==> build 26: inputs <==
Design PIPELINE, start of the top module:
module PIPELINE(input clk,
                input rst,
                input btn,
                input on,
                output [31:0] imem_addr,
                input  [31:0] imem_data,
                output [31:0] dmem_addr,
                output [31:0] dmem_wdata,
                output        dmem_we,
                output        dmem_re,
                input  [31:0] dmem_rdata,
                output        wb_we,
                output [4:0]  wb_reg,
                output [31:0] wb_data);
export LEC_CHECK = 0
export ABC_AREA = 0
export CAP_MARGIN = 20
export CELL_PAD_IN_SITES_DETAIL_PLACEMENT = 0
export CORE_MARGIN = 2
export CORE_UTILIZATION = 56
export MAX_ROUTING_LAYER = met4
export PLACE_DENSITY = 0.5
export SLEW_MARGIN = 25
export TNS_END_PERCENT = 5
create_clock -name core_clock -period 2.11 [get_ports {clk}]
run.sh (not shown) runs the stock make flow with config.mk's settings and CLKGATE_MAP_FILE=.
==> inputs of build 16, as changes to build 26 <==
==> flow/config.mk (replaced) <==
export PLATFORM = sky130hd
export DESIGN_NAME = PIPELINE
export DESIGN_NICKNAME = PIPELINE
export VERILOG_FILES = /design/flow/design.v
export SDC_FILE = /design/flow/constraint.sdc
export NUM_CORES = 4
export LEC_CHECK = 0
export CAP_MARGIN = 20
export CELL_PAD_IN_SITES_GLOBAL_PLACEMENT = 1
export CORE_MARGIN = 2
export CORE_UTILIZATION = 36
export CTS_CLUSTER_SIZE = 27
export MAX_ROUTING_LAYER = met4
export PLACE_DENSITY = 0.49
export SETUP_SLACK_MARGIN = 0.42
export SLEW_MARGIN = 20
==> flow/constraint.sdc (replaced) <==
create_clock -name core_clock -period 3.9 [get_ports {clk}]
set_input_delay 0.7800 -clock core_clock [delete_from_list [all_inputs] [get_ports {clk}]]
set_output_delay 0.7800 -clock core_clock [all_outputs]
set_load 0.01 [all_outputs]
==> inputs of trial 40, as changes to build 26 <==
==> flow/config.mk (replaced) <==
export PLATFORM = sky130hd
export DESIGN_NAME = PIPELINE
export DESIGN_NICKNAME = PIPELINE
export VERILOG_FILES = /design/flow/design.v
export SDC_FILE = /design/flow/constraint.sdc
export NUM_CORES = 4
export LEC_CHECK = 0
export CAP_MARGIN = 20
export CORE_MARGIN = 2
export CORE_UTILIZATION = 72
export CTS_CLUSTER_SIZE = 23
export PLACE_DENSITY_LB_ADDON = 0.0
export SETUP_SLACK_MARGIN = 1.28
export SLEW_MARGIN = 20
==> flow/constraint.sdc (replaced) <==
create_clock -name core_clock -period 4.74 [get_ports {clk}]
set_input_delay 0.9480 -clock core_clock [delete_from_list [all_inputs] [get_ports {clk}]]
set_output_delay 0.9480 -clock core_clock [all_outputs]
set_load 0.01 [all_outputs]
==> inputs of trial 25, as changes to build 26 <==
==> flow/config.mk (replaced) <==
export PLATFORM = sky130hd
export DESIGN_NAME = PIPELINE
export DESIGN_NICKNAME = PIPELINE
export VERILOG_FILES = /design/flow/design.v
export SDC_FILE = /design/flow/constraint.sdc
export NUM_CORES = 4
export LEC_CHECK = 0
export ABC_AREA = 1
export CAP_MARGIN = 20
export CORE_MARGIN = 2
export CORE_UTILIZATION = 59
export CTS_CLUSTER_SIZE = 94
export SLEW_MARGIN = 20
==> flow/constraint.sdc (replaced) <==
create_clock -name core_clock -period 3.01 [get_ports {clk}]
set_input_delay 0.6020 -clock core_clock [delete_from_list [all_inputs] [get_ports {clk}]]
set_output_delay 0.6020 -clock core_clock [all_outputs]
set_load 0.01 [all_outputs]
==> qor summary <==
Critical register-to-register path endpoint: build 26 EXECUTE.ex_mem.zero$_SDFFE_PP0P_; build 16 EXECUTE.ex_mem.zero$_SDFFE_PP0P_; trial 40 -; trial 25 EXECUTE.ex_mem.zero$_SDFFE_PP0P_
Post-Synthesis Net Count: build 26 5766; build 16 5766; trial 40 5766; trial 25 8734
Routed metal-1 wirelength: build 26 96.9 mm; build 16 123 mm; trial 40 -; trial 25 108 mm
Outcome: build 26 finished with violations; build 16 finished with violations; trial 40 aborted with a tool error; trial 25 finished with violations
Last stage reached: build 26 -; build 16 -; trial 40 5_1_grt; trial 25 -
Layout check failures: build 26 negative setup slack; build 16 negative setup slack; trial 40 -; trial 25 negative setup slack
Area fraction in full adders, half adders and majority gates: build 26 2.34%; build 16 2.34%; trial 40 2.34%; trial 25 2.25%
Setup Crit Path Kind: build 26 reg -> reg; build 16 reg -> reg; trial 40 -; trial 25 reg -> reg
Worst min-delay path startpoint: build 26 dmem_rdata[18]; build 16 rst; trial 40 -; trial 25 rst
Number of cell rows: build 26 130; build 16 163; trial 40 115; trial 25 129
Switch share: build 26 27.5%; build 16 28.2%; trial 40 -; trial 25 31.5%
Global placer's final weighted congestion: build 26 0.973; build 16 0.907; trial 40 0.982; trial 25 1.04
Worst vdd ir: build 26 0.880 mV; build 16 0.423 mV; trial 40 -; trial 25 0.655 mV
Share of power burned in registers: build 26 42.2%; build 16 41.9%; trial 40 -; trial 25 40.6%
Worst setup path start: build 26 MEMORY.mem_wb.mem_Write_reg[3]$_SDFFE_PP0P_; build 16 MEMORY.mem_wb.mem_Write_reg[4]$_SDFFE_PP0P_; trial 40 -; trial 25 DECODE.id_ex.instrout_2016[2]$_SDFFE_PP0P_
Share of cell area taken by multi-input logic gates: build 26 35.1%; build 16 35.5%; trial 40 -; trial 25 34.9%
Mapped Cells: build 26 5567; build 16 5567; trial 40 5567; trial 25 8535
Wirelength per Cell: build 26 28.8 um; build 16 30.0 um; trial 40 -; trial 25 27.8 um
Worst hold path depth: build 26 3; build 16 2; trial 40 -; trial 25 4
Post-route non-filler standard cell count: build 26 8481; build 16 9184; trial 40 -; trial 25 11100
Detail-routed via count per cell: build 26 6.44; build 16 5.61; trial 40 -; trial 25 6.70

========
==> nickel: inputs <==
PIPELINE again, from the RTL that the note above started with.
export LEC_CHECK = 0
export ABC_AREA = 0
export CAP_MARGIN = 20
export CELL_PAD_IN_SITES_DETAIL_PLACEMENT = 0
export CORE_MARGIN = 2
export CORE_UTILIZATION = 45
export MAX_ROUTING_LAYER = met4
export PLACE_DENSITY_LB_ADDON = 0.01
export SETUP_SLACK_MARGIN = 0.51
export SLEW_MARGIN = 25
export TNS_END_PERCENT = 20
create_clock -name core_clock -period 1.7 [get_ports {clk}]
==> tundra (differences from nickel) <==
- CORE_UTILIZATION: 45 -> 66
- CTS_CLUSTER_SIZE: not set -> 41
- SETUP_SLACK_MARGIN: 0.51 -> not set
- TNS_END_PERCENT: 20 -> 80
==> flow/constraint.sdc (replaced) <==
create_clock -name core_clock -period 4.6 [get_ports {clk}]
set_input_delay 0.9200 -clock core_clock [delete_from_list [all_inputs] [get_ports {clk}]]
set_output_delay 0.9200 -clock core_clock [all_outputs]
set_load 0.01 [all_outputs]
==> lagoon (differences from nickel) <==
- ABC_AREA: 0 -> not set
- CELL_PAD_IN_SITES_DETAIL_PLACEMENT: 0 -> not set
- CORE_UTILIZATION: 45 -> 72
- CTS_CLUSTER_SIZE: not set -> 32
- MAX_ROUTING_LAYER: met4 -> not set
- PLACE_DENSITY_LB_ADDON: 0.01 -> 0.0
- SETUP_SLACK_MARGIN: 0.51 -> -0.15
- SLEW_MARGIN: 25 -> 20
- TNS_END_PERCENT: 20 -> not set
==> flow/constraint.sdc (replaced) <==
create_clock -name core_clock -period 4.78 [get_ports {clk}]
set_input_delay 0.9560 -clock core_clock [delete_from_list [all_inputs] [get_ports {clk}]]
set_output_delay 0.9560 -clock core_clock [all_outputs]
set_load 0.01 [all_outputs]
==> comparison <==
Between nickel and tundra, the lower critical path depth is in tundra (gap 1). In synthesized area, lagoon and tundra do not differ. Clock-buffer cell count: nickel is higher than tundra (9). Of tundra and nickel, tundra has the higher worst hold slack (gap 0.38 ns). In nickel the clock skew is higher than in tundra, by 0.019 ns. lagoon failed in global routing. tundra finished but fails on setup timing. nickel completed, yet does not pass: setup timing. Maximum frequency: tundra is lower than nickel (0.48%). Between tundra and nickel, the lower non-clock buffer count is in tundra (gap 752).
No activity file was given, so power comes from the tool's default toggle rates.
